## flow/run.sh

```bash
#!/bin/bash
# the make line also repeats each setting of config.mk as NAME=value (left out here)
make -C /OpenROAD-flow-scripts/flow DESIGN_CONFIG=/design/flow/config.mk WORK_HOME=/design/flow/orfs CLKGATE_MAP_FILE= finish
```

## flow/constraint.sdc

```tcl
create_clock -name core_clock -period 2.23 [get_ports {pclk}]
set_input_delay 0.4460 -clock core_clock [delete_from_list [all_inputs] [get_ports {pclk}]]
set_output_delay 0.4460 -clock core_clock [all_outputs]
set_load 0.01 [all_outputs]
```

## flow/design.v

```verilog
`timescale 1ns / 1ps
module apb_master(
    input pclk, presetn, pready, pslverr, 
    input [31:0] prdata,wdata,addr,
    input start,write,
    input [3:0] strb,
    input [2:0] prot,
    output reg psel,penable,pwrite,
    output reg [31:0] paddr,pwdata,
    output reg [3:0] pstrb,
    output reg [2:0] pprot,
    output reg done,error,
    output reg [31:0] rdata
    );
    parameter idle=2'b00,
              setup=2'b01,
              access=2'b10;
    reg [1:0] state, next;  
    always @(posedge pclk, negedge presetn) 
    begin
        if(!presetn) state<=idle;
        else state<=next;
    end 
    always @(*) begin
        case(state)
        idle: next = start?setup:idle;
        setup: next = access;
        access: next=pready?idle:access;
        default: next=idle;
    endcase    
    end 
    always @(posedge pclk,negedge presetn)
    begin
        if(!presetn) begin
        psel<=0;
        penable<=0;
        done<=0;
        error<=0;
        paddr <= 0;
        pwrite <= 0;
        pwdata <= 0;
        pstrb <= 0;
        pprot <= 0;
        rdata <= 0;
        end else begin
        case(state)
        idle: begin
            done<=0;
            error<=0;
            psel<=0;
            penable<=0;
        end
        setup: begin
            psel<=1;
            penable<=0;
            paddr<=addr;
            pwrite<=write;
            pwdata<=wdata;
            pstrb<=strb;
            pprot<=prot;
        end
        access: begin
            penable<=1;
            if(pready) begin
                done<=1;
                error<=pslverr;
                if(!write) rdata<=prdata;
            end
        end
    endcase
    end
    end      
endmodule
`timescale 1ns / 1ps
module apb_slave #(
    parameter base_addr = 32'h0000_0000
)(
    input         pclk,
    input         presetn,
    input         psel,
    input         penable,
    input         pwrite,
    input  [31:0] paddr,
    input  [31:0] pwdata,
    input  [3:0]  pstrb,
    input  [2:0]  pprot,
    output reg [31:0] prdata,
    output reg        pready,
    output reg        pslverr
);
    reg [31:0] regfile [0:3];
    wire [1:0] reg_sel    = paddr[3:2];
    wire       addr_valid = (paddr[31:4] == base_addr[31:4]);
    always @(posedge pclk or negedge presetn) begin
        if (!presetn) begin
            pready <= 0;
        end else begin
            pready <= (psel && penable);  
        end
    end
    always @(posedge pclk or negedge presetn) begin
        if (!presetn) begin
            pslverr <= 0;
        end else if (psel && penable) begin
            pslverr <= ~addr_valid;
        end else begin
            pslverr <= 0;
        end
    end
    always @(posedge pclk or negedge presetn) begin
        if (!presetn) begin
            regfile[0] <= 0;
            regfile[1] <= 0;
            regfile[2] <= 0;
            regfile[3] <= 0;
        end else if (psel && penable && pwrite && addr_valid) begin
            if (pstrb[0]) regfile[reg_sel][7:0]   <= pwdata[7:0];
            if (pstrb[1]) regfile[reg_sel][15:8]  <= pwdata[15:8];
            if (pstrb[2]) regfile[reg_sel][23:16] <= pwdata[23:16];
            if (pstrb[3]) regfile[reg_sel][31:24] <= pwdata[31:24];
        end
    end
    always @(posedge pclk or negedge presetn) begin
        if (!presetn) begin
            prdata <= 0;
        end else if (psel && penable && !pwrite && addr_valid) begin
            prdata <= regfile[reg_sel];
        end
    end
endmodule
`timescale 1ns / 1ps
module apb_top(
    input        pclk,
    input        presetn,
    input        start,
    input        write,
    input [31:0] addr,
    input [31:0] wdata,
    input [3:0]  strb,
    input [2:0]  prot,
    output [31:0] rdata,
    output        done,
    output        error
);
    wire        psel;
    wire        penable;
    wire        pwrite;
    wire [31:0] paddr;
    wire [31:0] pwdata;
    wire [3:0]  pstrb;
    wire [2:0]  pprot;
    wire [31:0] prdata_int;
    wire        pready_int;
    wire        pslverr_int;
    wire psel0 = psel && (paddr[31:12] == 20'h00000);   
    wire psel1 = psel && (paddr[31:12] == 20'h0001);   
    wire [31:0] prdata0;
    wire        pready0;
    wire        pslverr0;
    wire [31:0] prdata1;
    wire        pready1;
    wire        pslverr1;
    assign prdata_int = psel0 ? prdata0
                      : psel1 ? prdata1
                      : 32'h0000_0000;
    assign pready_int = psel0 ? pready0
                      : psel1 ? pready1
                      : penable;
    assign pslverr_int= psel0 ? pslverr0
                      : psel1 ? pslverr1
                      : 1'b1;
    apb_master master (
        .pclk    (pclk),
        .presetn (presetn),
        .start   (start),
        .write   (write),
        .addr    (addr),
        .wdata   (wdata),
        .strb    (strb),
        .prot    (prot),
        .psel    (psel),
        .penable (penable),
        .pwrite  (pwrite),
        .paddr   (paddr),
        .pwdata  (pwdata),
        .pstrb   (pstrb),
        .pprot   (pprot),
        .done    (done),
        .error   (error),
        .rdata   (rdata),
        .prdata  (prdata_int),
        .pready  (pready_int),
        .pslverr (pslverr_int)
    );
    apb_slave #(.base_addr(32'h0000_0000)) slave0 (
        .pclk    (pclk),
        .presetn (presetn),
        .psel    (psel0),
        .penable (penable),
        .pwrite  (pwrite),
        .paddr   (paddr),
        .pwdata  (pwdata),
        .pstrb   (pstrb),
        .pprot   (pprot),
        .prdata  (prdata0),
        .pready  (pready0),
        .pslverr (pslverr0)
    );
    apb_slave #(.base_addr(32'h0000_1000)) slave1 (
        .pclk    (pclk),
        .presetn (presetn),
        .psel    (psel1),
        .penable (penable),
        .pwrite  (pwrite),
        .paddr   (paddr),
        .pwdata  (pwdata),
        .pstrb   (pstrb),
        .pprot   (pprot),
        .prdata  (prdata1),
        .pready  (pready1),
        .pslverr (pslverr1)
    );
endmodule
```

## flow/config.mk

```make
export PLATFORM = sky130hd
export DESIGN_NAME = apb_top
export DESIGN_NICKNAME = apb_top
export VERILOG_FILES = /design/flow/design.v
export SDC_FILE = /design/flow/constraint.sdc
export NUM_CORES = 4
export LEC_CHECK = 0
export ABC_AREA = 0
export CAP_MARGIN = 30
export CORE_ASPECT_RATIO = 1.03
export CORE_MARGIN = 2
export CORE_UTILIZATION = 72
export CTS_CLUSTER_DIAMETER = 44
export CTS_CLUSTER_SIZE = 15
export GPL_ROUTABILITY_DRIVEN = 1
export PLACE_DENSITY_LB_ADDON = 0.05
export SETUP_SLACK_MARGIN = 0.34
export SLEW_MARGIN = 30
```

==> results of run 1 <==
[stage by stage]
step | cells | area, µm² | setup TNS [ns] | utilization | power, W
after detailed placement | 1638 | 21650 | -2.641 | 0.8358 | 0.01323
after global placement | 1638 | 21650 | -0.09671 | 0.8358 | 0.01304
after CTS | 1749 | 24160 | -0.001057 | 0.9327 | 0.02089
after floorplan | 1174 | 19320 | 0 | - | 0.01172
[timing repair]
action | CTS
endpoints found under the hold margin | 39
buffers inserted | 24
resized | 188
endpoints found under the setup margin | 382
gates cloned | 7
hold buffers | 1
pin swaps | 40
==> impl_metrics.env, run 1 <==
# yosys + openroad results
export IMPL_rows=60
export IMPL_i_o_pins=109
export IMPL_cts_sinks=430
export IMPL_synth_cellmix_adderShare=0
export IMPL_outcome="aborted with a tool error"
export IMPL_chipWidth_um=163.3
export IMPL_fp_nets=1249
export IMPL_netlist_area_mm2=0.01882
export IMPL_postSynth_asyncResetShare=1.000
export IMPL_yosys_stat_cells=1174
export IMPL_htree_num_levels=2
export IMPL_ys_sh_mux=0.3257
export IMPL_failed_stage="global routing (5_1_grt)"
export IMPL_post_synth_xor_area_fraction=0
export IMPL_synth_cellmix_compoundShare=0.02273
export IMPL_top_cells_by_area="sky130_fd_sc_hd__dfrtp_1 57%, sky130_fd_sc_hd__mux2_2 23%, sky130_fd_sc_hd__mux4_2 7.7%"
export IMPL_fp_utilization=0.7268
export IMPL_synth_cell_types=41
export IMPL_ctsRootBufferMaster="sky130_fd_sc_hd__clkbuf_16"
export IMPL_placement_io_buffers=103
export IMPL_synth_warnings=5
export IMPL_synth_top_cell_by_area="sky130_fd_sc_hd__dfrtp_1"
export IMPL_cts_buf_count=43
export IMPL_place_worst_setup_slack_ns=-0.06265
export IMPL_dpl_hpwl_mm=26.87
export IMPL_cts_buffer_depth=3
export IMPL_synth_yosys_seq_area_share=0.5717
export IMPL_synth_seq_cells=430
export IMPL_place_congestion=0.8276
export IMPL_post_synth_most_frequent_cells="429 x sky130_fd_sc_hd__dfrtp_1, 387 x sky130_fd_sc_hd__mux2_2, 65 x sky130_fd_sc_hd__o21ai_0, 64 x sky130_fd_sc_hd__mux4_2"
export IMPL_die_area_mm2=0.02745
export IMPL_yosys_most_used_dff="sky130_fd_sc_hd__dfrtp_1"
export IMPL_edff_count_synth=0
export IMPL_design_core_area_mm2=0.02590
export IMPL_synth_area_per_cell_um2=16.03
export IMPL_topCombFamilyByArea="multiplexers"
export IMPL_synthDominantCellAreaShare=0.5703
export IMPL_simple_gate_share=0.06321
export IMPL_yosys_stat_area_mm2=0.01882
export IMPL_fp_dieH_um=168.1
export IMPL_postSynthCellCount=1174
export IMPL_synth_most_common_cell="sky130_fd_sc_hd__dfrtp_1"
==> inputs of run 2 (changes only) <==
- ABC_AREA: 0 -> unset
- CAP_MARGIN: 30 -> 20
- CORE_ASPECT_RATIO: 1.03 -> unset
- CTS_CLUSTER_DIAMETER: 44 -> 242
- CTS_CLUSTER_SIZE: 15 -> 30
- GPL_ROUTABILITY_DRIVEN: 1 -> unset
- HOLD_SLACK_MARGIN: unset -> -0.07
- PLACE_DENSITY_LB_ADDON: 0.05 -> unset
- SETUP_SLACK_MARGIN: 0.34 -> unset
- SLEW_MARGIN: 30 -> 20
- clock period: 2.23 -> 2.9 ns (I/O delays scaled with it)
==> impl_metrics.env, run 2 <==
# physical design summary
export IMPL_outcome="finished with violations"
export IMPL_so_violations="negative hold slack"
export IMPL_timing_critical_path_from_type="register"
export IMPL_cts_sinks=430
export IMPL_fin_util=0.8149
export IMPL_regToRegEndpoint="slave1.prdata[12]"
export IMPL_synth_warnings=5
export IMPL_worst_setup_path_end_kind="register"
export IMPL_cellPowerDensity_mw_per_mm2=608.8
export IMPL_simple_gate_share=0.06321
export IMPL_postCtsSetupBuffers=0
export IMPL_finalHoldWorstSlack_ns=-0.03817
export IMPL_timing_final_setup_violations=0
export IMPL_fp_nets=1249
export IMPL_synth_area_per_cell_um2=16.03
export IMPL_synth_most_common_cell="sky130_fd_sc_hd__dfrtp_1"
export IMPL_ctsRootBufferMaster="sky130_fd_sc_hd__clkbuf_16"
export IMPL_comb_cell_power_w=0.00245
export IMPL_post_synth_most_frequent_cells="429 x sky130_fd_sc_hd__dfrtp_1, 387 x sky130_fd_sc_hd__mux2_2, 65 x sky130_fd_sc_hd__o21ai_0, 64 x sky130_fd_sc_hd__mux4_2"
export IMPL_edff_count_synth=0
export IMPL_crit_reg2reg_launch="master.paddr[17]"
export IMPL_postSynthCellCount=1174
export IMPL_clock_skew_final_ns=0.02785
export IMPL_setup_total_negative_slack_ns=0
export IMPL_synth_cellmix_compoundShare=0.02273
export IMPL_max_vdd_ir_drop_mv=0.6982
export IMPL_power_static_leakage_nw=10.12
export IMPL_clock_power_w=0.00305
export IMPL_worstPathBufferInverterCount=2
export IMPL_yosys_most_used_dff="sky130_fd_sc_hd__dfrtp_1"
export IMPL_placement_io_buffers=103
export IMPL_p_comb_frac=0.191
export IMPL_die_area_mm2=0.02745
export IMPL_topCombFamilyByArea="multiplexers"
export IMPL_r2r_setup_slack_ns=0.27
export IMPL_post_cts_resized=0
export IMPL_ctsHoldBuffers=0
export IMPL_yosys_stat_area_mm2=0.01882
export IMPL_cp_slowest_cell="sky130_fd_sc_hd__nor4_1"
export IMPL_rsz0062_at_grt="false"
export IMPL_place_worst_setup_slack_ns=0.2786
export IMPL_drt_pre_antenna_iters=5
export IMPL_switching_share=0.3073
export IMPL_synth_cellmix_adderShare=0
export IMPL_cts_buffer_depth=3
export IMPL_power_switching_w=0.003939
export IMPL_route_antenna_remaining_nets=0
export IMPL_final_min_period_over_clock_period=0.9057
export IMPL_fp_dieH_um=165.7
export IMPL_dpl_hpwl_mm=23.76
export IMPL_tool_warnings=33
export IMPL_maxClockFrequency_ghz=0.3807
export IMPL_grt_max_degree=98
export IMPL_design_core_area_mm2=0.02584
export IMPL_final_worst_path_period_need_ns=2.627
export IMPL_pwr_group_sequential_w=0.00732
export IMPL_synthDominantCellAreaShare=0.5703
export IMPL_number_of_antenna_violations_at_the_first_check_in_global_routing=0
export IMPL_drc_errors=0
export IMPL_grt_first_pass_wirelength_mm=62.27
export IMPL_crit_start="master.paddr[17]"
export IMPL_globalRoute_totalOverflow=0
export IMPL_power_top_group="registers"
export IMPL_globalRouteTotalUtil=0.2854
export IMPL_timing_slew_headroom=0.3037
export IMPL_yosys_stat_cells=1174
export IMPL_postSynth_asyncResetShare=1.000
export IMPL_pwr_share_seq=0.571
export IMPL_max_cap_viol=0
export IMPL_endpoint="slave1.prdata[12]"
export IMPL_wirelength_mm=37.82
export IMPL_timing_critical_path_cells="nor4_1, nand4_1, buf_12, nor3_4, buf_4, mux2_2"
export IMPL_crit_fanout=66
export IMPL_timing_reg2reg_worst_path_depth=6
export IMPL_synth_yosys_seq_area_share=0.5717
export IMPL_power_w=0.01282
export IMPL_p_int_w=0.008879
export IMPL_timing_critical_path_slowest_cell_delay_ns=0.55
export IMPL_hold_viol=45
export IMPL_detail_routed_net_length_per_standard_cell_um=23.19
export IMPL_critical_path_class="register to register"
export IMPL_arrival_ns=3.05
export IMPL_fp_utilization=0.7285
export IMPL_number_of_global_route_vias_before_repair=11400
export IMPL_rows=59
export IMPL_place_congestion=0.8030
export IMPL_diodes_inserted=0
export IMPL_cts_buf_count=18
export IMPL_clkSlewWorstSetupHoldPaths_ns=0.11
export IMPL_synth_seq_cells=430
export IMPL_post_drt_via_cell_ratio=6.510
export IMPL_finalMaxSlewViolations=0
export IMPL_ys_sh_mux=0.3257
export IMPL_synth_cell_types=41
export IMPL_i_o_pins=109
export IMPL_number_of_vias_in_the_routed_layout=10620
export IMPL_area_delta_synth_final_pct=11.86
export IMPL_pwr_share_clk=0.238
export IMPL_htree_num_levels=1
export IMPL_cts_tree="done"
export IMPL_post_synth_xor_area_fraction=0
export IMPL_kind_of_path_behind_the_tightest_hold_check="input port to async pin"
export IMPL_crit_family="simple AND/OR/NAND/NOR gates"
export IMPL_final_net_count=1364
export IMPL_worstSkewPairLatency_ns=0.55
export IMPL_crit_required_ns=3.32
export IMPL_netlist_area_mm2=0.01882
export IMPL_synth_top_cell_by_area="sky130_fd_sc_hd__dfrtp_1"
export IMPL_cp_num_cells=6
export IMPL_chipWidth_um=165.7
export IMPL_top_cells_by_area="sky130_fd_sc_hd__dfrtp_1 57%, sky130_fd_sc_hd__mux2_2 23%, sky130_fd_sc_hd__mux4_2 7.7%"
export IMPL_max_slew_worst_pin_slew_ns=1.045
export IMPL_drt_iter0_markers=904
export IMPL_min_setup_slack_post_route_ns=0.2733
## run 2: per-layer routing
metal / wire, µm / GRT usage / part of all wire
met4: 795 / 0.06994 / 0.021
met3: 1347 / 0.02963 / 0.036
met1: 16210 / 0.4026 / 0.43
met2: 19470 / 0.4893 / 0.51
met5: 0 / 0 / 0
## run 2: final cells by class
| class | count | area (µm²) |
|---|---|---|
| multi-input combinational | 680 | 7767 |
| inverter | 5 | 18.77 |
| clock inverter | 1 | 20.02 |
| sequential | 430 | 10770 |
| timing repair buffer | 154 | 1556 |
| tap | 335 | 419.2 |
| fill | 1416 | 4782 |
| clock buffer | 26 | 501.7 |
## run 2: through the flow
step | std cells | instance area, µm² | hold WS (ns)
floorplan | 1174 | 18820 | 0.2844
global placement | 1604 | 20530 | 0.4671
detailed placement | 1604 | 20530 | 0.4887
CTS | 1631 | 21060 | -0.02740
global route | 1631 | 21060 | -0.01512
finish | 1631 | 21060 | -0.03817
==> inputs of run 3 (changes only) <==
- CORE_UTILIZATION: 72 -> 40
- CTS_CLUSTER_DIAMETER: 242 -> unset
- CTS_CLUSTER_SIZE: 30 -> unset
- HOLD_SLACK_MARGIN: -0.07 -> unset
- clock period: 2.9 -> 4.0 ns (I/O delays scaled with it)
==> impl_metrics.env, run 3 <==
# physical design summary
export IMPL_synthDominantCellAreaShare=0.5703
export IMPL_yosys_most_used_dff="sky130_fd_sc_hd__dfrtp_1"
export IMPL_number_of_global_route_vias_before_repair=11380
export IMPL_drt_iter0_markers=502
export IMPL_clkSlewWorstSetupHoldPaths_ns=0.06
export IMPL_htree_num_levels=2
export IMPL_kind_of_path_behind_the_tightest_hold_check="input port to async pin"
export IMPL_timing_critical_path_slowest_cell_delay_ns=0.87
export IMPL_placement_io_buffers=103
export IMPL_min_setup_slack_post_route_ns=1.049
export IMPL_rows=79
export IMPL_area_delta_synth_final_pct=17.51
export IMPL_cts_buf_count=45
export IMPL_globalRoute_totalOverflow=0
export IMPL_edff_count_synth=0
export IMPL_fin_util=0.4761
export IMPL_maxClockFrequency_ghz=0.3389
export IMPL_fillers=4056
export IMPL_cts_tree="done"
export IMPL_p_comb_frac=0.138
export IMPL_r2r_setup_slack_ns=1.05
export IMPL_power_top_group="registers"
export IMPL_layout_cell_area_non_filler_mm2=0.02212
export IMPL_ys_sh_mux=0.3257
export IMPL_power_switching_w=0.003258
export IMPL_pwr_share_clk=0.374
export IMPL_comb_cell_power_w=0.00156
export IMPL_netlist_area_mm2=0.01882
export IMPL_fp_dieH_um=220.9
export IMPL_timing_slew_headroom=0.3005
export IMPL_worstSkewPairLatency_ns=0.56
export IMPL_clock_power_w=0.00422
export IMPL_timing_critical_path_cells="nor4_4, nand4_1, nor3_4, mux2_2"
export IMPL_cp_slowest_cell="sky130_fd_sc_hd__nor4_4"
export IMPL_synth_area_per_cell_um2=16.03
export IMPL_topCombFamilyByArea="multiplexers"
export IMPL_drt_pre_antenna_iters=4
export IMPL_top_cells_by_area="sky130_fd_sc_hd__dfrtp_1 57%, sky130_fd_sc_hd__mux2_2 23%, sky130_fd_sc_hd__mux4_2 7.7%"
export IMPL_wirelength_mm=40.78
export IMPL_worst_setup_path_end_kind="register"
export IMPL_pwr_group_sequential_w=0.00549
export IMPL_max_vdd_ir_drop_mv=0.4169
export IMPL_ctsRootBufferMaster="sky130_fd_sc_hd__clkbuf_16"
export IMPL_post_drt_via_cell_ratio=5.423
export IMPL_grt_max_degree=108
export IMPL_cp_num_cells=4
export IMPL_place_congestion=0.7030
export IMPL_timing_reg2reg_worst_path_depth=4
export IMPL_tool_warnings=35
export IMPL_arrival_ns=3.39
export IMPL_p_int_w=0.008021
export IMPL_final_min_period_over_clock_period=0.7377
export IMPL_drc_errors=0
export IMPL_post_synth_xor_area_fraction=0
export IMPL_crit_start="master.paddr[9]"
export IMPL_route_antenna_remaining_nets=0
export IMPL_dpl_hpwl_mm=24.88
export IMPL_regToRegEndpoint="slave1.regfile[3][5]"
export IMPL_max_slew_worst_pin_slew_ns=1.049
export IMPL_simple_gate_share=0.06321
export IMPL_rsz0062_at_grt="false"
export IMPL_synth_warnings=5
export IMPL_timing_critical_path_from_type="register"
export IMPL_outcome="complete, no violations"
export IMPL_grt_first_pass_wirelength_mm=66.50
export IMPL_crit_fanout=16
export IMPL_synth_cellmix_adderShare=0
export IMPL_synth_seq_cells=430
export IMPL_place_worst_setup_slack_ns=1.024
export IMPL_synth_yosys_seq_area_share=0.5717
export IMPL_postCtsSetupBuffers=0
export IMPL_timing_final_setup_violations=0
export IMPL_synth_top_cell_by_area="sky130_fd_sc_hd__dfrtp_1"
export IMPL_crit_family="simple AND/OR/NAND/NOR gates"
export IMPL_chipWidth_um=220.9
export IMPL_worstPathBufferInverterCount=0
export IMPL_dpl_instance_area_mm2=0.02061
export IMPL_number_of_vias_in_the_routed_layout=10480
export IMPL_i_o_pins=109
export IMPL_ctsHoldBuffers=0
export IMPL_postSynth_asyncResetShare=1.000
export IMPL_postSynthCellCount=1174
export IMPL_setup_total_negative_slack_ns=0
export IMPL_hold_viol=0
export IMPL_critical_path_class="register to register"
export IMPL_max_cap_viol=0
export IMPL_endpoint="slave1.regfile[3][5]"
export IMPL_design_core_area_mm2=0.04646
export IMPL_final_worst_path_period_need_ns=2.951
export IMPL_pwr_share_seq=0.487
export IMPL_synth_most_common_cell="sky130_fd_sc_hd__dfrtp_1"
export IMPL_crit_required_ns=4.44
export IMPL_switching_share=0.2889
export IMPL_yosys_stat_area_mm2=0.01882
export IMPL_globalRouteTotalUtil=0.1722
export IMPL_die_area_mm2=0.04881
export IMPL_finalMaxSlewViolations=0
export IMPL_cts_buffer_depth=3
export IMPL_synth_cellmix_compoundShare=0.02273
export IMPL_detail_routed_net_length_per_standard_cell_um=21.11
export IMPL_crit_reg2reg_launch="master.paddr[9]"
export IMPL_synth_cell_types=41
export IMPL_fp_utilization=0.4052
export IMPL_fp_nets=1249
export IMPL_post_cts_resized=0
export IMPL_cellPowerDensity_mw_per_mm2=509.9
export IMPL_yosys_stat_cells=1174
export IMPL_clock_skew_final_ns=0.01259
export IMPL_power_static_leakage_nw=10.45
export IMPL_final_net_count=1365
export IMPL_cts_sinks=430
export IMPL_post_synth_most_frequent_cells="429 x sky130_fd_sc_hd__dfrtp_1, 387 x sky130_fd_sc_hd__mux2_2, 65 x sky130_fd_sc_hd__o21ai_0, 64 x sky130_fd_sc_hd__mux4_2"
export IMPL_number_of_antenna_violations_at_the_first_check_in_global_routing=2
[run 3: metrics by stage]
| step | hold WS [ns] | power [W] | std cells |
|---|---|---|---|
| after global routing | 0.3135 | 0.01182 | 1932 |
| after CTS | 0.2869 | 0.01146 | 1931 |
| final | 0.2658 | 0.01128 | 1932 |
| after detailed placement | 0.4784 | 0.007184 | 1850 |
| after floorplan | 0.4532 | 0.006455 | 1174 |
| after global placement | 0.4660 | 0.007146 | 1850 |
[run 3: layer usage]
layer / part of all wire / track usage / vias to the layer above / wire [µm]
met5: 0 / 0 / - / 0
met4: 0.021 / 0.05023 / 0 / 871
met3: 0.028 / 0.02271 / 62 / 1137
met2: 0.50 / 0.2891 / 152 / 20280
met1: 0.45 / 0.2345 / 5606 / 18490
li1: - / - / 4657 / -
[run 3: layout make-up]
type / instances / area [µm²] / area share
sequential: 430 / 10770 / 0.4870
multi-input combinational: 680 / 7775 / 0.3515
clock buffer: 71 / 1396 / 0.06313
timing repair buffer: 128 / 1286 / 0.05815
tap: 607 / 759.5 / 0.03434
clock inverter: 10 / 108.9 / 0.004921
inverter: 5 / 18.77 / 0.0008485
antenna: 1 / 2.502 / 0.0001131
==> inputs of run 4 (changes only) <==
- ABC_AREA: unset -> 1
- CAP_MARGIN: 20 -> 35
- CORE_UTILIZATION: 40 -> 68
- CTS_CLUSTER_SIZE: unset -> 10
- PLACE_DENSITY: unset -> 0.37
- TNS_END_PERCENT: unset -> 5
- clock period: 4.0 -> 1.63 ns (I/O delays scaled with it)
==> impl_metrics.env, run 4 <==
# physical design summary
export IMPL_comb_cell_power_w=0.00577
export IMPL_yosys_most_used_dff="sky130_fd_sc_hd__dfrtp_1"
export IMPL_synth_cell_types=33
export IMPL_fp_dieH_um=166.5
export IMPL_number_of_global_route_vias_before_repair=15570
export IMPL_final_worst_path_period_need_ns=2.190
export IMPL_wirelength_mm=49.18
export IMPL_netlist_area_mm2=0.01795
export IMPL_grt_max_degree=72
export IMPL_final_min_period_over_clock_period=1.343
export IMPL_ys_sh_mux=0
export IMPL_topCombFamilyByArea="simple AND/OR/NAND/NOR gates"
export IMPL_area_delta_synth_final_pct=23.12
export IMPL_post_drt_via_cell_ratio=6.065
export IMPL_timing_slew_headroom=0.6158
export IMPL_placement_io_buffers=103
export IMPL_postSynthCellCount=1953
export IMPL_synth_yosys_seq_area_share=0.5995
export IMPL_endpoint="slave1.regfile[2][8]"
export IMPL_clkSlewWorstSetupHoldPaths_ns=0.05
export IMPL_crit_start="master.paddr[21]"
export IMPL_yosys_stat_cells=1953
export IMPL_regToRegEndpoint="slave1.regfile[2][8]"
export IMPL_route_antenna_remaining_nets=0
export IMPL_place_congestion=0.8666
export IMPL_worst_setup_path_end_kind="register"
export IMPL_cts_tree="done"
export IMPL_synth_warnings=5
export IMPL_power_top_group="registers"
export IMPL_number_of_vias_in_the_routed_layout=15150
export IMPL_p_comb_frac=0.208
export IMPL_drc_errors=0
export IMPL_timing_critical_path_slowest_cell_delay_ns=0.38
export IMPL_top_cells_by_area="sky130_fd_sc_hd__dfrtp_1 60%, sky130_fd_sc_hd__nand2_1 17%, sky130_fd_sc_hd__o21ai_0 5.6%"
export IMPL_timing_final_setup_violations=356
export IMPL_detail_routed_net_length_per_standard_cell_um=19.69
export IMPL_design_core_area_mm2=0.02598
export IMPL_synth_cellmix_adderShare=0
export IMPL_crit_reg2reg_launch="master.paddr[21]"
export IMPL_synth_cellmix_compoundShare=0.1408
export IMPL_synth_seq_cells=430
export IMPL_ctsRootBufferMaster="sky130_fd_sc_hd__clkbuf_16"
export IMPL_number_of_antenna_violations_at_the_first_check_in_global_routing=0
export IMPL_p_int_w=0.01880
export IMPL_cp_num_cells=13
export IMPL_so_violations="negative setup slack"
export IMPL_switching_share=0.3204
export IMPL_synth_top_cell_by_area="sky130_fd_sc_hd__dfrtp_1"
export IMPL_htree_num_levels=2
export IMPL_grt_first_pass_wirelength_mm=79.32
export IMPL_maxClockFrequency_ghz=0.4567
export IMPL_timing_reg2reg_worst_path_depth=13
export IMPL_timing_critical_path_cells="nor2_1, nand2_1, nor2_4, nand2_4, nor2_4, nand3_2, nor3_4, buf_4, clkbuf_16, buf_12, nand2_8, nand2_1, o21ai_1"
export IMPL_simple_gate_share=0.2168
export IMPL_synth_most_common_cell="sky130_fd_sc_hd__nand2_1"
export IMPL_dpl_instance_area_mm2=0.02025
export IMPL_min_setup_slack_post_route_ns=-0.5596
export IMPL_max_slew_worst_pin_slew_ns=0.5742
export IMPL_power_static_leakage_nw=10.87
export IMPL_globalRouteTotalUtil=0.3598
export IMPL_drt_iter0_markers=1533
export IMPL_pwr_share_clk=0.335
export IMPL_rsz0062_at_grt="true"
export IMPL_worstPathBufferInverterCount=3
export IMPL_rows=59
export IMPL_drt_pre_antenna_iters=6
export IMPL_post_synth_most_frequent_cells="835 x sky130_fd_sc_hd__nand2_1, 429 x sky130_fd_sc_hd__dfrtp_1, 200 x sky130_fd_sc_hd__o21ai_0, 77 x sky130_fd_sc_hd__inv_1, 59 x sky130_fd_sc_hd__clkbuf_1"
export IMPL_kind_of_path_behind_the_tightest_hold_check="input port to async pin"
export IMPL_finalMaxSlewViolations=0
export IMPL_dpl_hpwl_mm=28.65
export IMPL_postSynth_asyncResetShare=1.000
export IMPL_synthDominantCellAreaShare=0.5980
export IMPL_tool_warnings=36
export IMPL_diodes_inserted=0
export IMPL_power_switching_w=0.008864
export IMPL_edff_count_synth=0
export IMPL_crit_family="simple AND/OR/NAND/NOR gates"
export IMPL_synth_area_per_cell_um2=9.191
export IMPL_hold_viol=0
export IMPL_outcome="finished with violations"
export IMPL_clock_skew_final_ns=0.02141
export IMPL_max_cap_viol=0
export IMPL_pwr_share_seq=0.456
export IMPL_arrival_ns=2.62
export IMPL_cts_buffer_depth=3
export IMPL_r2r_setup_slack_ns=-0.56
export IMPL_final_net_count=2227
export IMPL_yosys_stat_area_mm2=0.01795
export IMPL_chipWidth_um=166.5
export IMPL_max_vdd_ir_drop_mv=1.103
export IMPL_worstSkewPairLatency_ns=0.56
export IMPL_cp_slowest_cell="sky130_fd_sc_hd__dfrtp_1"
export IMPL_timing_critical_path_from_type="register"
export IMPL_globalRoute_totalOverflow=0
export IMPL_die_area_mm2=0.02771
export IMPL_crit_fanout=16
export IMPL_post_synth_xor_area_fraction=0
export IMPL_clock_power_w=0.00928
export IMPL_fp_nets=2028
export IMPL_crit_required_ns=2.06
export IMPL_cts_sinks=430
export IMPL_critical_path_class="register to register"
export IMPL_fp_utilization=0.6908
export IMPL_layout_cell_area_non_filler_mm2=0.02210
export IMPL_cellPowerDensity_mw_per_mm2=1252
export IMPL_i_o_pins=109
export IMPL_cts_buf_count=48
export IMPL_setup_total_negative_slack_ns=-135.15
export IMPL_pwr_group_sequential_w=0.0126
run 4: metal layers:
| metal | track usage | part of all wire | routed length (µm) |
|---|---|---|---|
| met2 | 0.5943 | 0.49 | 23870 |
| met4 | 0.1687 | 0.041 | 2028 |
| met3 | 0.06202 | 0.076 | 3762 |
| met5 | 0 | 0 | 0 |
| met1 | 0.4714 | 0.40 | 19520 |
run 4: layout make-up:
class	instances	area, µm²
clock buffer	58	1260
clock inverter	2	17.52
fill	1502	3884
inverter	83	314.1
multi-input combinational	1359	6743
sequential	430	10770
tap	335	419.2
timing repair buffer	229	2575
timing repair inverter	1	7.507
run 4: metrics by stage:
step | worst slack, ns | hold WS, ns | total power, W | instances | util
3_3_place_gp | -0.3954 | 0.2506 | 0.01789 | 2420 | 0.7793
5_1_grt | -0.6578 | 0.3175 | 0.02869 | 2497 | 0.8505
3_5_place_dp | -0.4825 | 0.2483 | 0.01808 | 2420 | 0.7793
6_report | -0.5596 | 0.2883 | 0.02766 | 2497 | 0.8505
4_1_cts | -0.4448 | 0.2826 | 0.02749 | 2492 | 0.8432
2_1_floorplan | -0.3266 | 0.03041 | 0.01502 | 1953 | -
run 4: what timing repair did:
item | 4_1_cts | 5_1_grt
endpoints found under the setup margin | 390 | 357
cloned | 5 | 3
hold buffers | 1 | 0
buffers inserted | 6 | 2
pin swaps | 4 | 4
endpoints found under the hold margin | 29 | 0
resized | 109 | 43
==> inputs of run 5 (changes only) <==
- CAP_MARGIN: 35 -> 0
- CELL_PAD_IN_SITES_DETAIL_PLACEMENT: unset -> 1
- CORE_ASPECT_RATIO: unset -> 1.01
- CORE_MARGIN: 2 -> 6
- CORE_UTILIZATION: 68 -> 16
- CTS_CLUSTER_DIAMETER: unset -> 173
- CTS_CLUSTER_SIZE: 10 -> unset
- GPL_ROUTABILITY_DRIVEN: unset -> 0
- HOLD_SLACK_MARGIN: unset -> 0.29
- MAX_ROUTING_LAYER: unset -> met4
- MIN_ROUTING_LAYER: unset -> met1
- PLACE_DENSITY: 0.37 -> unset
- PLACE_DENSITY_LB_ADDON: unset -> 0.29
- SETUP_SLACK_MARGIN: unset -> 0.43
- SLEW_MARGIN: 20 -> 30
- TNS_END_PERCENT: 5 -> 15
- clock period: 1.63 -> 5.04 ns (I/O delays scaled with it)
==> impl_metrics.env, run 5 <==
# physical design summary
export IMPL_htree_num_levels=2
export IMPL_final_min_period_over_clock_period=0.6157
export IMPL_i_o_pins=109
export IMPL_drt_pre_antenna_iters=5
export IMPL_synth_area_per_cell_um2=9.191
export IMPL_grt_first_pass_wirelength_mm=89.07
export IMPL_arrival_ns=3.57
export IMPL_kind_of_path_behind_the_tightest_hold_check="input port to async pin"
export IMPL_timing_critical_path_from_type="register"
export IMPL_regToRegEndpoint="slave0.regfile[3][16]"
export IMPL_pwr_share_seq=0.447
export IMPL_outcome="complete, no violations"
export IMPL_crit_start="master.paddr[28]"
export IMPL_r2r_setup_slack_ns=1.94
export IMPL_synth_warnings=5
export IMPL_number_of_vias_in_the_routed_layout=13540
export IMPL_postSynthCellCount=1953
export IMPL_design_core_area_mm2=0.1104
export IMPL_timing_critical_path_slowest_cell_delay_ns=0.50
export IMPL_worstPathBufferInverterCount=3
export IMPL_chipWidth_um=345.3
export IMPL_cts_sinks=430
export IMPL_top_cells_by_area="sky130_fd_sc_hd__dfrtp_1 60%, sky130_fd_sc_hd__nand2_1 17%, sky130_fd_sc_hd__o21ai_0 5.6%"
export IMPL_critical_path_class="register to register"
export IMPL_fp_nets=2028
export IMPL_finalMaxSlewViolations=0
export IMPL_timing_reg2reg_worst_path_depth=11
export IMPL_post_synth_most_frequent_cells="835 x sky130_fd_sc_hd__nand2_1, 429 x sky130_fd_sc_hd__dfrtp_1, 200 x sky130_fd_sc_hd__o21ai_0, 77 x sky130_fd_sc_hd__inv_1, 59 x sky130_fd_sc_hd__clkbuf_1"
export IMPL_ys_sh_mux=0
export IMPL_detail_routed_net_length_per_standard_cell_um=16.04
export IMPL_globalRoute_totalOverflow=0
export IMPL_post_drt_via_cell_ratio=3.794
export IMPL_synth_top_cell_by_area="sky130_fd_sc_hd__dfrtp_1"
export IMPL_switching_share=0.3230
export IMPL_fp_utilization=0.1627
export IMPL_synth_cellmix_compoundShare=0.1408
export IMPL_synth_seq_cells=430
export IMPL_power_switching_w=0.002934
export IMPL_area_delta_synth_final_pct=23.83
export IMPL_comb_cell_power_w=0.00148
export IMPL_crit_fanout=17
export IMPL_cts_buf_count=46
export IMPL_placement_io_buffers=103
export IMPL_cts_buffer_depth=3
export IMPL_number_of_antenna_violations_at_the_first_check_in_global_routing=2
export IMPL_post_synth_xor_area_fraction=0
export IMPL_timing_critical_path_cells="inv_1, nand2_1, nor2_1, nand4_1, nor2_1, nand2_2, buf_4, inv_2, nand2_1, nand2_1, nand2_1"
export IMPL_crit_family="simple AND/OR/NAND/NOR gates"
export IMPL_power_w=0.009085
export IMPL_max_vdd_ir_drop_mv=0.2098
export IMPL_fin_util=0.2014
export IMPL_ctsHoldBuffers=0
export IMPL_yosys_stat_cells=1953
export IMPL_crit_reg2reg_launch="master.paddr[28]"
export IMPL_globalRouteTotalUtil=0.09608
export IMPL_pwr_share_clk=0.391
export IMPL_setup_total_negative_slack_ns=0
export IMPL_max_cap_viol=0
export IMPL_drt_iter0_markers=729
export IMPL_die_area_mm2=0.1204
export IMPL_postSynth_asyncResetShare=1.000
export IMPL_cellPowerDensity_mw_per_mm2=408.7
export IMPL_clkSlewWorstSetupHoldPaths_ns=0.06
export IMPL_edff_count_synth=0
export IMPL_endpoint="slave0.regfile[3][16]"
export IMPL_timing_final_setup_violations=0
export IMPL_p_comb_frac=0.162
export IMPL_netlist_area_mm2=0.01795
export IMPL_worstSkewPairLatency_ns=0.60
export IMPL_rsz0062_at_grt="false"
export IMPL_number_of_global_route_vias_before_repair=14690
export IMPL_post_cts_resized=0
export IMPL_power_top_group="registers"
export IMPL_clock_skew_final_ns=0.02517
export IMPL_fp_dieH_um=348.6
export IMPL_timing_slew_headroom=0.4014
export IMPL_grt_max_degree=102
export IMPL_yosys_stat_area_mm2=0.01795
export IMPL_maxClockFrequency_ghz=0.3222
export IMPL_synth_cellmix_adderShare=0
export IMPL_dpl_hpwl_mm=35.50
export IMPL_pwr_group_sequential_w=0.00406
export IMPL_cp_slowest_cell="sky130_fd_sc_hd__inv_2"
export IMPL_crit_required_ns=5.51
export IMPL_final_net_count=2117
export IMPL_tool_warnings=34
export IMPL_drc_errors=0
export IMPL_rows=122
export IMPL_cts_tree="done"
export IMPL_max_slew_worst_pin_slew_ns=0.8968
export IMPL_hold_viol=0
export IMPL_synthDominantCellAreaShare=0.5980
export IMPL_simple_gate_share=0.2168
export IMPL_route_antenna_remaining_nets=0
export IMPL_wirelength_mm=57.22
export IMPL_topCombFamilyByArea="simple AND/OR/NAND/NOR gates"
export IMPL_worst_setup_path_end_kind="register"
export IMPL_cp_num_cells=11
export IMPL_synth_cell_types=33
export IMPL_power_static_leakage_nw=10.09
export IMPL_critical_path_top_cell_by_count="sky130_fd_sc_hd__nand2_1"
export IMPL_final_worst_path_period_need_ns=3.103
export IMPL_synth_most_common_cell="sky130_fd_sc_hd__nand2_1"
export IMPL_postCtsSetupBuffers=0
export IMPL_clock_power_w=0.00355
export IMPL_p_int_w=0.006151
export IMPL_synth_yosys_seq_area_share=0.5995
export IMPL_yosys_most_used_dff="sky130_fd_sc_hd__dfrtp_1"
export IMPL_ctsRootBufferMaster="sky130_fd_sc_hd__clkbuf_16"
-- run 5: final cells by class --
| cell class | count | area [µm²] |
|---|---|---|
| diodes | 3 | 7.507 |
| clock buffers | 66 | 1336 |
| well taps | 1488 | 1862 |
| flip-flops and latches | 430 | 10770 |
| fillers | 12860 | 88130 |
| multi-input cells | 1358 | 6450 |
| inverters | 83 | 315.3 |
| clock inverters | 17 | 236.5 |
| repair buffers | 123 | 1256 |
-- run 5: through the flow --
step / hold slack (ns) / instances / instance area, µm² / worst slack [ns]
2_1_floorplan: 0.4419 / 1953 / 17950 / 3.054
3_3_place_gp: 0.4542 / 3481 / 20620 / 1.972
3_5_place_dp: 0.4585 / 3482 / 20650 / 1.906
4_1_cts: 0.4666 / 3565 / 22220 / 1.880
5_1_grt: 0.4856 / 3567 / 22230 / 1.655
6_report: 0.4393 / 3568 / 22230 / 1.937
-- run 5: per-layer routing --
metal / share of wire / routed length [µm] / track usage / up-vias
met5: 0 / 0 / - / -
met4: 0.019 / 1109 / 0.02240 / 0
met3: 0.039 / 2247 / 0.01947 / 65
met2: 0.49 / 28270 / 0.1651 / 150
met1: 0.45 / 25590 / 0.1171 / 6726
li1: - / - / - / 6595
==> inputs of run 6 (changes only) <==
- ABC_AREA: 1 -> unset
- CAP_MARGIN: 0 -> 20
- CELL_PAD_IN_SITES_DETAIL_PLACEMENT: 1 -> unset
- CORE_ASPECT_RATIO: 1.01 -> unset
- CORE_MARGIN: 6 -> 2
- CORE_UTILIZATION: 16 -> 40
- CTS_CLUSTER_DIAMETER: 173 -> unset
- GPL_ROUTABILITY_DRIVEN: 0 -> unset
- HOLD_SLACK_MARGIN: 0.29 -> unset
- MAX_ROUTING_LAYER: met4 -> unset
- MIN_ROUTING_LAYER: met1 -> unset
- PLACE_DENSITY_LB_ADDON: 0.29 -> unset
- SETUP_SLACK_MARGIN: 0.43 -> unset
- SLEW_MARGIN: 30 -> 20
- TNS_END_PERCENT: 15 -> unset
- clock period: 5.04 -> 2.58 ns (I/O delays scaled with it)
==> impl_metrics.env, run 6 <==
# physical design summary
export IMPL_outcome="complete, no violations"
export IMPL_synth_cellmix_adderShare=0
export IMPL_clock_skew_final_ns=0.007200
export IMPL_cts_tree="done"
export IMPL_layout_area_comb_mm2=0.007775
export IMPL_grt_max_degree=92
export IMPL_edff_count_synth=0
export IMPL_diodes_inserted=0
export IMPL_arrival_ns=2.86
export IMPL_comb_cell_power_w=0.00280
export IMPL_post_synth_xor_area_fraction=0
export IMPL_final_worst_path_period_need_ns=2.416
export IMPL_globalRouteTotalUtil=0.1740
export IMPL_layout_cell_area_non_filler_mm2=0.02291
export IMPL_r2r_setup_slack_ns=0.16
export IMPL_htree_num_levels=2
export IMPL_number_of_vias_in_the_routed_layout=10520
export IMPL_i_o_pins=109
export IMPL_timing_reg2reg_worst_path_depth=5
export IMPL_tool_warnings=31
export IMPL_kind_of_path_behind_the_tightest_hold_check="input port to async pin"
export IMPL_crit_family="simple AND/OR/NAND/NOR gates"
export IMPL_yosys_stat_cells=1174
export IMPL_finalMaxSlewViolations=0
export IMPL_ctsHoldBuffers=1
export IMPL_worstPathBufferInverterCount=1
export IMPL_globalRoute_totalOverflow=0
export IMPL_postSynthCellCount=1174
export IMPL_setup_total_negative_slack_ns=0
export IMPL_synth_warnings=5
export IMPL_pwr_share_seq=0.470
export IMPL_die_area_mm2=0.04881
export IMPL_power_top_group="registers"
export IMPL_final_net_count=1414
export IMPL_synth_area_per_cell_um2=16.03
export IMPL_final_min_period_over_clock_period=0.9363
export IMPL_cts_buffer_depth=3
export IMPL_switching_share=0.2847
export IMPL_detail_routed_net_length_per_standard_cell_um=20.79
export IMPL_endpoint="slave1.prdata[12]"
export IMPL_post_cts_resized=0
export IMPL_yosys_most_used_dff="sky130_fd_sc_hd__dfrtp_1"
export IMPL_hold_viol=0
export IMPL_worstSkewPairLatency_ns=0.56
export IMPL_synth_most_common_cell="sky130_fd_sc_hd__dfrtp_1"
export IMPL_timing_critical_path_slowest_cell_delay_ns=0.54
export IMPL_wirelength_mm=41.06
export IMPL_cts_buf_count=46
export IMPL_cts_sinks=430
export IMPL_top_cells_by_area="sky130_fd_sc_hd__dfrtp_1 57%, sky130_fd_sc_hd__mux2_2 23%, sky130_fd_sc_hd__mux4_2 7.7%"
export IMPL_area_delta_synth_final_pct=21.73
export IMPL_rsz0062_at_grt="false"
export IMPL_rows=79
export IMPL_synthDominantCellAreaShare=0.5703
export IMPL_simple_gate_share=0.06321
export IMPL_post_drt_via_cell_ratio=5.327
export IMPL_timing_slew_headroom=0.3188
export IMPL_maxClockFrequency_ghz=0.4140
export IMPL_synth_cell_types=41
export IMPL_fp_nets=1249
export IMPL_synth_top_cell_by_area="sky130_fd_sc_hd__dfrtp_1"
export IMPL_number_of_global_route_vias_before_repair=11410
export IMPL_critical_path_class="register to register"
export IMPL_ctsRootBufferMaster="sky130_fd_sc_hd__clkbuf_16"
export IMPL_drt_iter0_markers=445
export IMPL_clkSlewWorstSetupHoldPaths_ns=0.06
export IMPL_crit_reg2reg_launch="master.paddr[5]"
export IMPL_number_of_antenna_violations_at_the_first_check_in_global_routing=0
export IMPL_netlist_area_mm2=0.01882
export IMPL_max_slew_worst_pin_slew_ns=1.019
export IMPL_pwr_group_sequential_w=0.00824
export IMPL_regToRegEndpoint="slave1.prdata[12]"
export IMPL_drc_errors=0
export IMPL_synth_yosys_seq_area_share=0.5717
export IMPL_power_static_leakage_nw=10.80
export IMPL_fp_utilization=0.4052
export IMPL_worst_setup_path_end_kind="register"
export IMPL_cp_num_cells=5
export IMPL_route_antenna_remaining_nets=0
export IMPL_synth_seq_cells=430
export IMPL_place_congestion=0.7281
export IMPL_power_switching_w=0.004998
export IMPL_p_int_w=0.01256
export IMPL_timing_final_setup_violations=0
export IMPL_pwr_share_clk=0.371
export IMPL_grt_first_pass_wirelength_mm=67.21
export IMPL_cp_slowest_cell="sky130_fd_sc_hd__nor4_4"
export IMPL_crit_fanout=12
export IMPL_post_synth_most_frequent_cells="429 x sky130_fd_sc_hd__dfrtp_1, 387 x sky130_fd_sc_hd__mux2_2, 65 x sky130_fd_sc_hd__o21ai_0, 64 x sky130_fd_sc_hd__mux4_2"
export IMPL_p_comb_frac=0.159
export IMPL_clock_power_w=0.00652
export IMPL_fp_dieH_um=220.9
export IMPL_synth_cellmix_compoundShare=0.02273
export IMPL_chipWidth_um=220.9
export IMPL_yosys_stat_area_mm2=0.01882
export IMPL_timing_critical_path_cells="nor4_4, nand4bb_1, nor3_4, buf_4, mux2_2"
export IMPL_crit_start="master.paddr[5]"
export IMPL_postSynth_asyncResetShare=1.000
export IMPL_design_core_area_mm2=0.04646
export IMPL_seq_cell_area_mm2=0.01077
export IMPL_crit_required_ns=3.02
export IMPL_timing_critical_path_from_type="register"
export IMPL_ys_sh_mux=0.3257
export IMPL_max_vdd_ir_drop_mv=0.5644
export IMPL_drt_pre_antenna_iters=4
export IMPL_placement_io_buffers=103
export IMPL_postCtsSetupBuffers=0
export IMPL_max_cap_viol=0
export IMPL_topCombFamilyByArea="multiplexers"
export IMPL_dpl_hpwl_mm=26.29
export IMPL_dpl_instance_area_mm2=0.02140
export IMPL_cellPowerDensity_mw_per_mm2=766.3
export IMPL_fillers=4010
[run 6: layout make-up]
class	instances	area share
clock inverter	4	0.001966
clock buffer	73	0.06356
multi-input combinational	680	0.3393
sequential	430	0.4701
inverter	5	0.0008191
timing repair buffer	176	0.09108
tap	607	0.03315
[run 6: layer usage]
layer,vias up,GRT usage,share of wire
li1,4739,-,-
met1,5601,0.2403,0.46
met2,130,0.2879,0.50
met3,51,0.02510,0.030
met4,0,0.04828,0.019
met5,-,0,0
[run 6: per-stage QoR]
stage / hold slack (ns) / setup slack (ns) / total power [W] / utilization / instances
finish: 0.4833 / 0.1643 / 0.01756 / 0.4932 / 1975
global route: 0.5074 / 0.01872 / 0.01843 / 0.4932 / 1975
CTS: 0.4845 / 0.1359 / 0.01783 / 0.4932 / 1975
detailed placement: 0.4743 / 0.1026 / 0.01122 / 0.4607 / 1897
global placement: 0.4677 / 0.1373 / 0.01115 / 0.4607 / 1897
floorplan: 0.2204 / 0.4979 / 0.01001 / - / 1174
==> inputs of run 7 (changes only) <==
- CORE_UTILIZATION: 40 -> 66
- clock period: 2.58 -> 1.66 ns (I/O delays scaled with it)
==> impl_metrics.env, run 7 <==
# physical design summary
export IMPL_cts_tree="done"
export IMPL_max_vdd_ir_drop_mv=1.157
export IMPL_fin_util=0.8842
export IMPL_endpoint="slave0.regfile[0][24]"
export IMPL_clock_power_w=0.00975
export IMPL_synth_cell_types=41
export IMPL_drt_iter0_markers=932
export IMPL_yosys_stat_area_mm2=0.01882
export IMPL_place_worst_setup_slack_ns=-0.5096
export IMPL_cts_sinks=430
export IMPL_yosys_stat_cells=1174
export IMPL_final_min_period_over_clock_period=1.360
export IMPL_post_drt_via_cell_ratio=6.497
export IMPL_placed_cells_incl_taps=1731
export IMPL_tool_warnings=36
export IMPL_number_of_global_route_vias_before_repair=12770
export IMPL_outcome="finished with violations"
export IMPL_crit_start="master.paddr[17]"
export IMPL_timing_critical_path_cells="nor4_4, nand4_1, buf_4, buf_12, buf_4, nor3_4, buf_6, mux2_4"
export IMPL_cts_buffer_depth=3
export IMPL_so_violations="negative setup slack"
export IMPL_p_comb_frac=0.202
export IMPL_htree_num_levels=2
export IMPL_power_top_group="registers"
export IMPL_kind_of_path_behind_the_tightest_hold_check="input port to async pin"
export IMPL_timing_final_setup_violations=394
export IMPL_number_of_vias_in_the_routed_layout=11920
export IMPL_simple_gate_share=0.06321
export IMPL_final_worst_path_period_need_ns=2.258
export IMPL_crit_required_ns=2.08
export IMPL_synth_warnings=5
export IMPL_i_o_pins=109
export IMPL_drc_errors=0
export IMPL_crit_reg2reg_launch="master.paddr[17]"
export IMPL_fp_nets=1249
export IMPL_min_setup_slack_post_route_ns=-0.5977
export IMPL_chipWidth_um=172.9
export IMPL_fp_utilization=0.6738
export IMPL_grt_max_degree=62
export IMPL_route_antenna_remaining_nets=0
export IMPL_yosys_most_used_dff="sky130_fd_sc_hd__dfrtp_1"
export IMPL_synth_top_cell_by_area="sky130_fd_sc_hd__dfrtp_1"
export IMPL_timing_critical_path_from_type="register"
export IMPL_cp_slowest_cell="sky130_fd_sc_hd__dfrtp_1"
export IMPL_pwr_share_seq=0.457
export IMPL_placement_io_buffers=103
export IMPL_cellPowerDensity_mw_per_mm2=1155
export IMPL_switching_share=0.2989
export IMPL_cts_buf_count=43
export IMPL_die_area_mm2=0.02989
export IMPL_synth_cellmix_adderShare=0
export IMPL_synthDominantCellAreaShare=0.5703
export IMPL_power_static_leakage_nw=11.62
export IMPL_ctsRootBufferMaster="sky130_fd_sc_hd__clkbuf_16"
export IMPL_synth_yosys_seq_area_share=0.5717
export IMPL_timing_reg2reg_worst_path_depth=8
export IMPL_rsz0062_at_grt="true"
export IMPL_fillers=1110
export IMPL_topCombFamilyByArea="multiplexers"
export IMPL_top_cells_by_area="sky130_fd_sc_hd__dfrtp_1 57%, sky130_fd_sc_hd__mux2_2 23%, sky130_fd_sc_hd__mux4_2 7.7%"
export IMPL_drt_pre_antenna_iters=5
export IMPL_finalHoldWorstSlack_ns=0.2564
export IMPL_setup_total_negative_slack_ns=-181.09
export IMPL_worst_setup_path_end_kind="register"
export IMPL_rows=61
export IMPL_clock_skew_final_ns=0.01305
export IMPL_r2r_setup_slack_ns=-0.60
export IMPL_ys_sh_mux=0.3257
export IMPL_worstPathBufferInverterCount=4
export IMPL_pwr_share_clk=0.342
export IMPL_finalMaxSlewViolations=0
export IMPL_critical_path_top_cell_by_count="sky130_fd_sc_hd__buf_4"
export IMPL_max_cap_viol=0
export IMPL_place_congestion=0.8000
export IMPL_area_delta_synth_final_pct=31.22
export IMPL_power_switching_w=0.008527
export IMPL_postSynthCellCount=1174
export IMPL_crit_family="buffers and inverters"
export IMPL_globalRoute_totalOverflow=0
export IMPL_synth_area_per_cell_um2=16.03
export IMPL_worstSkewPairLatency_ns=0.54
export IMPL_hold_viol=0
export IMPL_globalRouteTotalUtil=0.3172
export IMPL_arrival_ns=2.68
export IMPL_netlist_area_mm2=0.01882
export IMPL_synth_cellmix_compoundShare=0.02273
export IMPL_crit_fanout=5
export IMPL_design_core_area_mm2=0.02793
export IMPL_synth_most_common_cell="sky130_fd_sc_hd__dfrtp_1"
export IMPL_edff_count_synth=0
export IMPL_grt_first_pass_wirelength_mm=73.84
export IMPL_regToRegEndpoint="slave0.regfile[0][24]"
export IMPL_final_net_count=1499
export IMPL_comb_cell_power_w=0.00575
export IMPL_clkSlewWorstSetupHoldPaths_ns=0.06
export IMPL_synth_seq_cells=430
export IMPL_max_slew_worst_pin_slew_ns=0.4792
export IMPL_detail_routed_net_length_per_standard_cell_um=27.67
export IMPL_number_of_antenna_violations_at_the_first_check_in_global_routing=0
export IMPL_cp_num_cells=8
export IMPL_post_synth_most_frequent_cells="429 x sky130_fd_sc_hd__dfrtp_1, 387 x sky130_fd_sc_hd__mux2_2, 65 x sky130_fd_sc_hd__o21ai_0, 64 x sky130_fd_sc_hd__mux4_2"
export IMPL_maxClockFrequency_ghz=0.4429
export IMPL_critical_path_class="register to register"
export IMPL_post_synth_xor_area_fraction=0
export IMPL_p_int_w=0.02000
export IMPL_timing_slew_headroom=0.6806
export IMPL_fp_dieH_um=172.9
export IMPL_dpl_hpwl_mm=27.86
export IMPL_postSynth_asyncResetShare=1.000
export IMPL_final_instance_count_without_filler_cells=1835
export IMPL_pwr_group_sequential_w=0.0130
export IMPL_wirelength_mm=50.78
export IMPL_timing_critical_path_slowest_cell_delay_ns=0.43
export IMPL_diodes_inserted=0
-- run 7: layout make-up --
| type | count | area (µm²) | area share |
|---|---|---|---|
| Tap cell | 378 | 473.0 | 0.01915 |
| Sequential cell | 430 | 10770 | 0.4361 |
| Clock buffer | 66 | 1295 | 0.05243 |
| Clock inverter | 12 | 116.4 | 0.004711 |
| Inverter | 5 | 18.77 | 0.0007599 |
| Multi-Input combinational cell | 680 | 8821 | 0.3571 |
| Timing Repair Buffer | 264 | 3203 | 0.1297 |
-- run 7: repair_timing --
item / 4_1_cts / 5_1_grt
cloned: 1 / 7
setup endpoints to repair: 392 / 394
endpoints found under the hold margin: 36 / 0
pin swaps: 28 / 16
hold buffers: 1 / 0
setup buffers: 7 / 10
resized: 105 / 88
-- run 7: per-layer routing --
metal / track usage / part of all wire / wire (µm)
met1: 0.4600 / 0.41 / 20940
met2: 0.5132 / 0.50 / 25490
met3: 0.04178 / 0.056 / 2867
met4: 0.09393 / 0.029 / 1480
met5: 0 / 0 / 0
-- run 7: stage by stage --
stage / total power, W / instance area (µm²)
after floorplan: 0.01575 / 19340
after global placement: 0.01817 / 22200
after detailed placement: 0.01836 / 22200
after CTS: 0.02818 / 24100
after global routing: 0.02955 / 24700
final: 0.02853 / 24700
==> inputs of run 8 (changes only) <==
- CORE_UTILIZATION: 66 -> 40
- SETUP_SLACK_MARGIN: unset -> -0.28
- clock period: 1.66 -> 3.0 ns (I/O delays scaled with it)
==> impl_metrics.env, run 8 <==
# physical design summary
export IMPL_power_static_leakage_nw=10.71
export IMPL_max_cap_viol=0
export IMPL_rsz0062_at_grt="false"
export IMPL_power_switching_w=0.004340
export IMPL_synth_seq_cells=430
export IMPL_globalRoute_totalOverflow=0
export IMPL_maxClockFrequency_ghz=0.4079
export IMPL_timing_reg2reg_worst_path_depth=6
export IMPL_synth_top_cell_by_area="sky130_fd_sc_hd__dfrtp_1"
export IMPL_ctsRootBufferMaster="sky130_fd_sc_hd__clkbuf_16"
export IMPL_postSynth_asyncResetShare=1.000
export IMPL_r2r_setup_slack_ns=0.55
export IMPL_ctsHoldBuffers=0
export IMPL_regToRegEndpoint="slave1.prdata[11]"
export IMPL_crit_required_ns=3.44
export IMPL_yosys_stat_area_mm2=0.01882
export IMPL_postSynthCellCount=1174
export IMPL_number_of_antenna_violations_at_the_first_check_in_global_routing=0
export IMPL_synth_most_common_cell="sky130_fd_sc_hd__dfrtp_1"
export IMPL_p_int_w=0.01071
export IMPL_crit_reg2reg_launch="master.paddr[5]"
export IMPL_fillers=4032
export IMPL_simple_gate_share=0.06321
export IMPL_pwr_group_sequential_w=0.00715
export IMPL_number_of_global_route_vias_before_repair=11530
export IMPL_dpl_instance_area_mm2=0.02103
export IMPL_yosys_stat_cells=1174
export IMPL_ys_sh_mux=0.3257
export IMPL_place_worst_setup_slack_ns=0.5287
export IMPL_design_core_area_mm2=0.04646
export IMPL_pwr_share_clk=0.369
export IMPL_worst_setup_path_end_kind="register"
export IMPL_crit_start="master.paddr[5]"
export IMPL_synth_warnings=5
export IMPL_rows=79
export IMPL_diodes_inserted=0
export IMPL_placement_io_buffers=103
export IMPL_cts_buffer_depth=3
export IMPL_comb_cell_power_w=0.00236
export IMPL_postCtsSetupBuffers=0
export IMPL_timing_critical_path_from_type="register"
export IMPL_dpl_hpwl_mm=26.22
export IMPL_met1_usage=0.2397
export IMPL_crit_family="simple AND/OR/NAND/NOR gates"
export IMPL_fp_dieH_um=220.9
export IMPL_cellPowerDensity_mw_per_mm2=668.6
export IMPL_cts_buf_count=46
export IMPL_p_comb_frac=0.156
export IMPL_fp_utilization=0.4052
export IMPL_final_min_period_over_clock_period=0.8171
export IMPL_post_synth_most_frequent_cells="429 x sky130_fd_sc_hd__dfrtp_1, 387 x sky130_fd_sc_hd__mux2_2, 65 x sky130_fd_sc_hd__o21ai_0, 64 x sky130_fd_sc_hd__mux4_2"
export IMPL_groute_layer_met2_usage=0.2890
export IMPL_route_antenna_remaining_nets=0
export IMPL_timing_critical_path_slowest_cell_delay_ns=0.41
export IMPL_arrival_ns=2.89
export IMPL_grt_max_degree=78
export IMPL_wirelength_mm=41.04
export IMPL_power_w=0.01505
export IMPL_netlist_area_mm2=0.01882
export IMPL_min_setup_slack_post_route_ns=0.5486
export IMPL_post_drt_via_cell_ratio=5.318
export IMPL_cp_slowest_cell="sky130_fd_sc_hd__dfrtp_1"
export IMPL_worstSkewPairLatency_ns=0.57
export IMPL_number_of_vias_in_the_routed_layout=10530
export IMPL_clock_skew_final_ns=0.01648
export IMPL_drc_errors=0
export IMPL_worstPathBufferInverterCount=2
export IMPL_power_top_group="registers"
export IMPL_fin_util=0.4846
export IMPL_area_delta_synth_final_pct=19.62
export IMPL_htree_num_levels=2
export IMPL_endpoint="slave1.prdata[11]"
export IMPL_synth_cellmix_compoundShare=0.02273
export IMPL_cts_tree="done"
export IMPL_cp_num_cells=6
export IMPL_grt_first_pass_wirelength_mm=66.93
export IMPL_tool_warnings=31
export IMPL_critical_path_class="register to register"
export IMPL_final_worst_path_period_need_ns=2.451
export IMPL_max_slew_worst_pin_slew_ns=0.6721
export IMPL_fp_nets=1249
export IMPL_yosys_most_used_dff="sky130_fd_sc_hd__dfrtp_1"
export IMPL_globalRouteTotalUtil=0.1739
export IMPL_timing_critical_path_cells="nor4_4, buf_4, nand4bb_1, nor3_4, buf_4, mux2_2"
export IMPL_crit_fanout=19
export IMPL_post_cts_resized=0
export IMPL_die_area_mm2=0.04881
export IMPL_max_vdd_ir_drop_mv=0.4673
export IMPL_kind_of_path_behind_the_tightest_hold_check="input port to async pin"
export IMPL_finalMaxSlewViolations=0
export IMPL_drt_pre_antenna_iters=4
export IMPL_setup_total_negative_slack_ns=0
export IMPL_met3_usage=0.02881
export IMPL_synthDominantCellAreaShare=0.5703
export IMPL_chipWidth_um=220.9
export IMPL_hold_viol=0
export IMPL_edff_count_synth=0
export IMPL_synth_cellmix_adderShare=0
export IMPL_final_net_count=1413
export IMPL_detail_routed_net_length_per_standard_cell_um=20.73
export IMPL_layout_cell_area_non_filler_mm2=0.02252
export IMPL_i_o_pins=109
export IMPL_switching_share=0.2883
export IMPL_timing_slew_headroom=0.5519
export IMPL_pwr_share_seq=0.475
export IMPL_drt_iter0_markers=392
export IMPL_outcome="complete, no violations"
export IMPL_timing_final_setup_violations=0
export IMPL_synth_yosys_seq_area_share=0.5717
export IMPL_clock_power_w=0.00555
export IMPL_critical_path_top_cell_by_count="sky130_fd_sc_hd__buf_4"
export IMPL_clkSlewWorstSetupHoldPaths_ns=0.06
export IMPL_topCombFamilyByArea="multiplexers"
export IMPL_cts_sinks=430
export IMPL_place_congestion=0.7016
export IMPL_post_synth_xor_area_fraction=0
export IMPL_global_route_peak_usage_layer="met2"
export IMPL_synth_cell_types=41
export IMPL_top_cells_by_area="sky130_fd_sc_hd__dfrtp_1 57%, sky130_fd_sc_hd__mux2_2 23%, sky130_fd_sc_hd__mux4_2 7.7%"
export IMPL_synth_area_per_cell_um2=16.03
## run 8: area by class of cell
cell class	instances	area [µm²]	area share
clock buffer	76	1425	0.06330
clock inverter	7	63.81	0.002834
inverter	5	18.77	0.0008336
multi-input combinational	680	7775	0.3453
sequential	430	10770	0.4784
tap	607	759.5	0.03373
timing repair buffer	175	1702	0.07558
## run 8: layer usage
layer / wire length, µm / up-vias
li1: - / 4735
met1: 18960 / 5601
met2: 20100 / 129
met3: 1195 / 64
met4: 787 / 0
met5: 0 / -
## run 8: per-stage QoR
step,hold WS (ns),cells
after floorplan,0.3044,1174
after global placement,0.4695,1897
after detailed placement,0.4745,1897
after CTS,0.04007,1980
after global routing,0.06310,1980
final,0.03054,1980
==> inputs of run 9 (changes only) <==
- ABC_AREA: unset -> 1
- CORE_UTILIZATION: 40 -> 67
- SETUP_SLACK_MARGIN: -0.28 -> unset
- clock period: 3.0 -> 2.11 ns (I/O delays scaled with it)
==> impl_metrics.env, run 9 <==
# physical design summary
export IMPL_synth_most_common_cell="sky130_fd_sc_hd__nand2_1"
export IMPL_p_int_w=0.01446
export IMPL_so_violations="negative setup slack"
export IMPL_cts_buf_count=42
export IMPL_yosys_stat_area_mm2=0.01795
export IMPL_timing_slew_headroom=0.5806
export IMPL_synthDominantCellAreaShare=0.5980
export IMPL_synth_cellmix_compoundShare=0.1408
export IMPL_rows=59
export IMPL_post_synth_most_frequent_cells="835 x sky130_fd_sc_hd__nand2_1, 429 x sky130_fd_sc_hd__dfrtp_1, 200 x sky130_fd_sc_hd__o21ai_0, 77 x sky130_fd_sc_hd__inv_1, 59 x sky130_fd_sc_hd__clkbuf_1"
export IMPL_cp_slowest_cell="sky130_fd_sc_hd__dfrtp_1"
export IMPL_worstSkewPairLatency_ns=0.54
export IMPL_dpl_hpwl_mm=27.15
export IMPL_maxClockFrequency_ghz=0.4611
export IMPL_max_vdd_ir_drop_mv=0.8635
export IMPL_worstPathBufferInverterCount=4
export IMPL_diodes_inserted=0
export IMPL_cp_num_cells=13
export IMPL_layout_cell_area_non_filler_mm2=0.02188
export IMPL_setup_total_negative_slack_ns=-2.608
export IMPL_timing_critical_path_cells="nor2_1, nand2_1, nor2_4, buf_4, nand4_1, buf_4, nor2_4, nand2_4, clkbuf_16, nor2_1, buf_4, nand2_1, nand2_1"
export IMPL_final_net_count=2189
export IMPL_number_of_global_route_vias_before_repair=14340
export IMPL_topCombFamilyByArea="simple AND/OR/NAND/NOR gates"
export IMPL_crit_start="master.paddr[22]"
export IMPL_fillers=1538
export IMPL_grt_first_pass_wirelength_mm=73.00
export IMPL_clkSlewWorstSetupHoldPaths_ns=0.06
export IMPL_clock_power_w=0.00750
export IMPL_max_slew_worst_pin_slew_ns=0.6267
export IMPL_critical_path_class="register to register"
export IMPL_power_w=0.02117
export IMPL_final_worst_path_period_need_ns=2.169
export IMPL_max_cap_viol=0
export IMPL_post_drt_via_cell_ratio=5.979
export IMPL_arrival_ns=2.64
export IMPL_timing_critical_path_from_type="register"
export IMPL_area_delta_synth_final_pct=21.87
export IMPL_grt_max_degree=65
export IMPL_synth_warnings=5
export IMPL_final_min_period_over_clock_period=1.028
export IMPL_power_static_leakage_nw=10.59
export IMPL_layout_area_comb_mm2=0.006641
export IMPL_synth_cellmix_adderShare=0
export IMPL_die_area_mm2=0.02812
export IMPL_comb_cell_power_w=0.00400
export IMPL_i_o_pins=109
export IMPL_cellPowerDensity_mw_per_mm2=967.5
export IMPL_min_setup_slack_post_route_ns=-0.05880
export IMPL_simple_gate_share=0.2168
export IMPL_crit_reg2reg_launch="master.paddr[22]"
export IMPL_p_comb_frac=0.189
export IMPL_pwr_group_sequential_w=0.00966
export IMPL_design_core_area_mm2=0.02621
export IMPL_pwr_share_clk=0.354
export IMPL_timing_final_setup_violations=133
export IMPL_place_congestion=0.8404
export IMPL_top_cells_by_area="sky130_fd_sc_hd__dfrtp_1 60%, sky130_fd_sc_hd__nand2_1 17%, sky130_fd_sc_hd__o21ai_0 5.6%"
export IMPL_kind_of_path_behind_the_tightest_hold_check="input port to register"
export IMPL_globalRouteTotalUtil=0.3246
export IMPL_htree_num_levels=2
export IMPL_hold_viol=0
export IMPL_pwr_share_seq=0.457
export IMPL_yosys_most_used_dff="sky130_fd_sc_hd__dfrtp_1"
export IMPL_fp_dieH_um=167.7
export IMPL_crit_required_ns=2.58
export IMPL_wirelength_mm=47.61
export IMPL_globalRoute_totalOverflow=0
export IMPL_crit_family="simple AND/OR/NAND/NOR gates"
export IMPL_detail_routed_net_length_per_standard_cell_um=19.20
export IMPL_cts_buffer_depth=3
export IMPL_dpl_instance_area_mm2=0.01982
export IMPL_crit_fanout=8
export IMPL_edff_count_synth=0
export IMPL_timing_reg2reg_worst_path_depth=13
export IMPL_placement_io_buffers=103
export IMPL_regToRegEndpoint="slave0.regfile[3][15]"
export IMPL_netlist_area_mm2=0.01795
export IMPL_cts_sinks=430
export IMPL_chipWidth_um=167.7
export IMPL_synth_cell_types=33
export IMPL_synth_yosys_seq_area_share=0.5995
export IMPL_postSynth_asyncResetShare=1.000
export IMPL_hold_path_startpoint="addr[18]"
export IMPL_cts_tree="done"
export IMPL_synth_area_per_cell_um2=9.191
export IMPL_fp_utilization=0.6850
export IMPL_drt_pre_antenna_iters=6
export IMPL_outcome="finished with violations"
export IMPL_drt_iter0_markers=1467
export IMPL_seq_cell_area_mm2=0.01077
export IMPL_drc_errors=0
export IMPL_number_of_antenna_violations_at_the_first_check_in_global_routing=2
export IMPL_power_top_group="registers"
export IMPL_rsz0062_at_grt="true"
export IMPL_postSynthCellCount=1953
export IMPL_ctsRootBufferMaster="sky130_fd_sc_hd__clkbuf_16"
export IMPL_worst_setup_path_end_kind="register"
export IMPL_route_antenna_remaining_nets=0
export IMPL_synth_top_cell_by_area="sky130_fd_sc_hd__dfrtp_1"
export IMPL_synth_seq_cells=430
export IMPL_power_switching_w=0.006710
## run 9: routing by layer
layer / routed length [µm] / vias up / GRT usage
met5: 92 / - / 0.01739
li1: - / 6736 / -
met2: 23490 / 658 / 0.5358
met1: 18950 / 7308 / 0.4523
met4: 1293 / 6 / 0.1002
met3: 3778 / 120 / 0.04727
## run 9: layout make-up
| class | instances | area share |
|---|---|---|
| Clock buffer | 69 | 0.05925 |
| Clock inverter | 6 | 0.003660 |
| Inverter | 83 | 0.01447 |
| Multi-Input combinational cell | 1358 | 0.3036 |
| Sequential cell | 430 | 0.4921 |
| Tap cell | 335 | 0.01916 |
| Timing Repair Buffer | 198 | 0.1075 |
| Timing Repair inverter | 1 | 0.0002860 |
## run 9: metrics by stage
stage               utilization  worst slack, ns  hold WS (ns)  std cells
floorplan                     -           0.1243        0.1264       1953
global placement         0.7563          0.03589        0.4183       2376
detailed placement       0.7563         -0.04769        0.4229       2376
CTS                      0.8102         -0.02494        0.4092       2453
global route             0.8348          -0.1682        0.4364       2480
finish                   0.8348         -0.05880        0.4239       2480
## run 9: what timing repair did
action,4_1_cts,5_1_grt
cloned,0,11
hold buffers,1,0
gates resized,7,92
pin swaps,1,41
hold endpoints to repair,48,0
endpoints found under the setup margin,208,319
buffers inserted,1,16
Power is estimated from default activity; no workload was simulated.
